==> flow/design.v (excerpt) <==
module AYUMU(
	input CLK,
	input RST,
	input [31:0] INPUT,
	output [31:0] OUTPUT,
	output [15:0] IADDR,
	input [15:0] IDATA
);
reg [4:0] CLKS;
always @(posedge CLK) begin
	if (RST)
		CLKS <= 5'b00001;
	else begin
		case (CLKS)
			5'b00001: CLKS <= 5'b00010;
			5'b00010: CLKS <= 5'b00100;
			5'b00100: CLKS <= 5'b01000;
			5'b01000: CLKS <= 5'b10000;
			5'b10000: CLKS <= 5'b00001;
			default: CLKS <= 5'b00001;
		endcase
	end
end
wire EN_DC  = CLKS[0];
wire EN_EX  = CLKS[1];
wire EN_MEM = CLKS[2];
wire EN_WB  = CLKS[3];
wire EN_FT  = CLKS[4];
reg F_FLAG;
always @(posedge CLK) begin
	if (RST)
		F_FLAG <= 1'b0;
	else if (EN_EX)
		F_FLAG <= F_OUT;
end
wire [15:0] NEXT;
wire [15:0] ADDR;
wire [15:0] COMMAND;
wire [3:0] CAL;
wire [1:0] MODE;
wire [7:0] IM;
wire [3:0] REG_A_ADDR;
wire [3:0] REG_B_ADDR;
wire [3:0] REG_O_ADDR;
wire [1:0] REG_O_TYPE;
wire [1:0] JUMP_MODE;
wire REG_WRITE;
wire [1:0] SEL;
wire MEM_WRITE;
wire INOUT_FLAG;
wire [127:0] REG_R;
wire [63:0] REG_IO;
wire [63:0] REG_INT;
wire [7:0] REG_A;
wire [7:0] REG_B;
wire [7:0] INT_FLAG_OUT;
wire [7:0] ALU_OUT;
wire C_OUT;
wire F_OUT;
wire [7:0] DATA;
wire INT_PROCESS;
wire INT_TAKE = (INT_FLAG_OUT != 8'b0) & !INT_PROCESS;
assign OUTPUT[31:0] = REG_IO[31:0];
assign IADDR = ADDR;
assign COMMAND = IDATA;
PC PC(.CLK(CLK), .RST(RST), .EN(EN_FT), .NEXT(NEXT), .ADDR(ADDR));
DECODER DECODER(.COMMAND(COMMAND), .CAL(CAL), .MODE(MODE), .IM(IM), .REG_A(REG_A_ADDR), .REG_B(REG_B_ADDR),
															 .REG_O(REG_O_ADDR), .REG_O_TYPE(REG_O_TYPE), .JUMP_MODE(JUMP_MODE), .REG_WRITE(REG_WRITE),
  ...
Size: ~6700 cells after synthesis, roughly 0.11 mm² of cells after synthesis.
clock: 3.86 ns
lec_check: 0
cap_margin: 20
cell_pad_in_sites_detail_placement: 0
core_margin: 3
core_utilization: 72
max_routing_layer: met4
min_routing_layer: met1
setup_slack_margin: -0.27
slew_margin: 20
tns_end_percent: 100
run.sh (not shown) runs the stock make flow with config.mk's settings and CLKGATE_MAP_FILE=.
The baseline never finished: it broke off in global routing.
==> next run, changes <==
==> flow/config.mk (replaced) <==
export PLATFORM = sky130hd
export DESIGN_NAME = AYUMU
export DESIGN_NICKNAME = AYUMU
export VERILOG_FILES = /design/flow/design.v
export SDC_FILE = /design/flow/constraint.sdc
export NUM_CORES = 4
export LEC_CHECK = 0
export CAP_MARGIN = 20
export CORE_MARGIN = 2
export CORE_UTILIZATION = 12
export SLEW_MARGIN = 20
==> flow/constraint.sdc (replaced) <==
create_clock -name core_clock -period 14.9 [get_ports {CLK}]
set_input_delay 2.9800 -clock core_clock [delete_from_list [all_inputs] [get_ports {CLK}]]
set_output_delay 2.9800 -clock core_clock [all_outputs]
set_load 0.01 [all_outputs]
What happened:
- With this change the flow went through all stages and came out clean
- die area is higher to 5.9 times its value
- synthesized cell count does not change
- area after synthesis is unchanged
==> next run, changes <==
--- a/flow/config.mk
+++ b/flow/config.mk
@@ -10 +10 @@
-export CORE_UTILIZATION = 12
+export CORE_UTILIZATION = 40
==> flow/constraint.sdc (replaced) <==
create_clock -name core_clock -period 6.9 [get_ports {CLK}]
set_input_delay 1.3800 -clock core_clock [delete_from_list [all_inputs] [get_ports {CLK}]]
set_output_delay 1.3800 -clock core_clock [all_outputs]
set_load 0.01 [all_outputs]
After rerunning: Wire length went up slightly; final area came out lower by a little under a tenth; worst setup slack loses 6.5 ns; non-clock buffer count went up by 26; critical path depth climbs by 8; final cell count goes down by well over a third; clock power rises by well over a third; sequential cell count does not change; synthesized cell count does not change.
==> next run, changes <==
--- a/flow/config.mk
+++ b/flow/config.mk
@@ -10 +10 @@
-export CORE_UTILIZATION = 40
+export CORE_UTILIZATION = 22
==> flow/constraint.sdc (replaced) <==
create_clock -name core_clock -period 11.1 [get_ports {CLK}]
set_input_delay 2.2200 -clock core_clock [delete_from_list [all_inputs] [get_ports {CLK}]]
set_output_delay 2.2200 -clock core_clock [all_outputs]
set_load 0.01 [all_outputs]
- synthesized cell count does not change
- die size grows by 81%
- power fell by 38%
- first-iteration DRC count rises by 2.6%
==> next run, changes <==
--- a/flow/config.mk
+++ b/flow/config.mk
@@ -10 +10 @@
-export CORE_UTILIZATION = 22
+export CORE_UTILIZATION = 55
==> flow/constraint.sdc (replaced) <==
create_clock -name core_clock -period 6.11 [get_ports {CLK}]
set_input_delay 1.2220 -clock core_clock [delete_from_list [all_inputs] [get_ports {CLK}]]
set_output_delay 1.2220 -clock core_clock [all_outputs]
set_load 0.01 [all_outputs]
Outcome: Sequential cell count stays the same. Setup slack loses 4.1 ns. Worst hold slack barely changes. Critical path depth fell by 5. Non-clock buffer count rose by 66. Die area goes down by 60%. Routed wire length went up by 2.5%.

Starting RTL as in the previous note.
Settings: LEC_CHECK=0, CAP_MARGIN=35, CELL_PAD_IN_SITES_DETAIL_PLACEMENT=2, CORE_MARGIN=2, CORE_UTILIZATION=64, CTS_CLUSTER_SIZE=68, GPL_TIMING_DRIVEN=0, MAX_ROUTING_LAYER=met5, MIN_ROUTING_LAYER=met2, PLACE_DENSITY_LB_ADDON=0.0, SETUP_SLACK_MARGIN=1.02, SLEW_MARGIN=20, TNS_END_PERCENT=5; clock period 6.08 ns.
The baseline aborted during detailed placement (3_5_place_dp) on DPL-0033.
Next try:
ABC_AREA = 1   (was not set)
CAP_MARGIN = 20   (was 35)
CELL_PAD_IN_SITES_DETAIL_PLACEMENT = not set   (was 2)
CORE_UTILIZATION = 70   (was 64)
CTS_CLUSTER_SIZE = 73   (was 68)
GPL_TIMING_DRIVEN = not set   (was 0)
MAX_ROUTING_LAYER = not set   (was met5)
MIN_ROUTING_LAYER = not set   (was met2)
PLACE_DENSITY_LB_ADDON = not set   (was 0.0)
SETUP_SLACK_MARGIN = not set   (was 1.02)
TNS_END_PERCENT = not set   (was 5)
clock period = 4.62 ns   (was 6.08 ns; I/O delays follow)
Result:
- With this change the flow finished with timing, DRC and antenna clean
- synthesized cell count grows by well over a third
- die area shrinks by a few percent
- synthesized area grows slightly
Next try:
ABC_AREA = not set   (was 1)
CORE_UTILIZATION = 40   (was 70)
CTS_CLUSTER_SIZE = not set   (was 73)
clock period = 4.61 ns   (was 4.62 ns; I/O delays follow)
Worst hold slack gets worse by 0.047 ns.
Routed wire length is lower by 12%.
Non-clock buffer count is higher by 103.
Total power went down by 2.5%.
Final area went up by 1.3%.
Utilization falls by 33 points.
Sequential power rose by about 1%.
Setup slack degrades by 0.085 ns.
Via count shrinks by 28%.
Next try:
CAP_MARGIN = 15   (was 20)
CORE_UTILIZATION = 72   (was 40)
PLACE_DENSITY = 0.36   (was not set)
clock period = 7.28 ns   (was 4.61 ns; I/O delays follow)
=> Cell area came out lower by a few percent. Sequential power shrinks by well over a third. First-iteration DRC count came out higher by well over a third. Utilization is higher by 33 points. Final cell count goes down by about a fifth. Routed wire length climbs by a little under a tenth. Via count increases by a few percent.
Next try:
CAP_MARGIN = 20   (was 15)
CORE_UTILIZATION = 24   (was 72)
PLACE_DENSITY = not set   (was 0.36)
clock period = 6.9 ns   (was 7.28 ns; I/O delays follow)
Result: Final cell count rose by well over a third; final area rose by a few percent; flip-flop count stays the same.

Starting RTL as in the previous note.
Design AYUMU, start of the top module:
module AYUMU(
	input CLK,
	input RST,
	input [31:0] INPUT,
	output [31:0] OUTPUT,
	output [15:0] IADDR,
	input [15:0] IDATA
);
==> flow/config.mk <==
export PLATFORM = sky130hd
export DESIGN_NAME = AYUMU
export DESIGN_NICKNAME = AYUMU
export VERILOG_FILES = /design/flow/design.v
export SDC_FILE = /design/flow/constraint.sdc
export NUM_CORES = 4
export LEC_CHECK = 0
export ABC_AREA = 1
export CAP_MARGIN = 35
export CELL_PAD_IN_SITES_DETAIL_PLACEMENT = 1
export CORE_MARGIN = 2
export CORE_UTILIZATION = 64
export CTS_CLUSTER_SIZE = 68
export GPL_TIMING_DRIVEN = 0
export MAX_ROUTING_LAYER = met5
export MIN_ROUTING_LAYER = met2
export PLACE_DENSITY_LB_ADDON = 0.24
export SETUP_SLACK_MARGIN = 1.02
export SLEW_MARGIN = 20
export TNS_END_PERCENT = 5
==> flow/constraint.sdc <==
create_clock -name core_clock -period 6.08 [get_ports {CLK}]
set_input_delay 1.2160 -clock core_clock [delete_from_list [all_inputs] [get_ports {CLK}]]
set_output_delay 1.2160 -clock core_clock [all_outputs]
set_load 0.01 [all_outputs]
The baseline died in clock tree synthesis (DPL-0033).
Edit:
- ABC_AREA: 1 -> unset
- CELL_PAD_IN_SITES_DETAIL_PLACEMENT: 1 -> 2
- CTS_CLUSTER_SIZE: 68 -> 58
- GPL_TIMING_DRIVEN: 0 -> unset
- MAX_ROUTING_LAYER: met5 -> met4
- MIN_ROUTING_LAYER: met2 -> met1
- PLACE_DENSITY_LB_ADDON: 0.24 -> 0.27
This time the run did not get past detailed placement on DPL-0033.
Die size fell by about 1.7%.
Area after synthesis fell by 1.8%.
Synthesized cell count fell by about 40%.
Edit:
- CAP_MARGIN: 35 -> 20
- CELL_PAD_IN_SITES_DETAIL_PLACEMENT: 2 -> 0
- CORE_UTILIZATION: 64 -> 57
- CTS_CLUSTER_SIZE: 58 -> unset
- SETUP_SLACK_MARGIN: 1.02 -> 0.81
- TNS_END_PERCENT: 5 -> 100
- clock period: 6.08 -> 6.17 ns (I/O delays scaled with it)
After rerunning:
- Now the flow passed the timing, design-rule and antenna checks
- synthesized cell count does not change
- die area went up by about 12%
- area after synthesis stays the same
Edit:
- CELL_PAD_IN_SITES_DETAIL_PLACEMENT: 0 -> unset
- CORE_UTILIZATION: 57 -> 65
- MAX_ROUTING_LAYER: met4 -> unset
- MIN_ROUTING_LAYER: met1 -> unset
- PLACE_DENSITY: unset -> 0.36
- PLACE_DENSITY_LB_ADDON: 0.27 -> unset
- SETUP_SLACK_MARGIN: 0.81 -> unset
- TNS_END_PERCENT: 100 -> unset
- clock period: 6.17 -> 14.9 ns (I/O delays scaled with it)
=> Worst setup slack gains 6.4 ns. Cell area shrinks slightly. Critical path depth shrinks by 9. Final cell count shrinks by a few percent. Wire length grows by a few percent. Global-route usage grows by 4.5 points. Clock skew grows by 0.0077 ns. Count of clock-buffer cells in the layout shrinks by 26.
Edit:
- ABC_AREA: unset -> 1
- CORE_UTILIZATION: 65 -> 60
- CTS_CLUSTER_SIZE: unset -> 97
- PLACE_DENSITY: 0.36 -> unset
- clock period: 14.9 -> 6.11 ns (I/O delays scaled with it)
What happened: Power goes up to 2.6 times its value. Final area went up by 2.1%. Non-clock buffer count is higher by 58. Register-to-register slack got worse by 8.0 ns. Cell count climbs by 44%. Synthesized cell count increases by 62%.
Edit:
- CORE_UTILIZATION: 60 -> 72
- CTS_CLUSTER_DIAMETER: unset -> 387
- CTS_CLUSTER_SIZE: 97 -> unset
- PLACE_DENSITY: unset -> 0.4
- clock period: 6.11 -> 3.83 ns (I/O delays scaled with it)
This time the run ran to the end with violations: negative setup slack.
Count of clock-buffer cells in the layout drops by 53.
Sequential power rises by well over a third.
Fmax climbs by a quarter to a third.
Core utilization increases by 16 points.
No activity file was given, so power comes from the tool's default toggle rates.
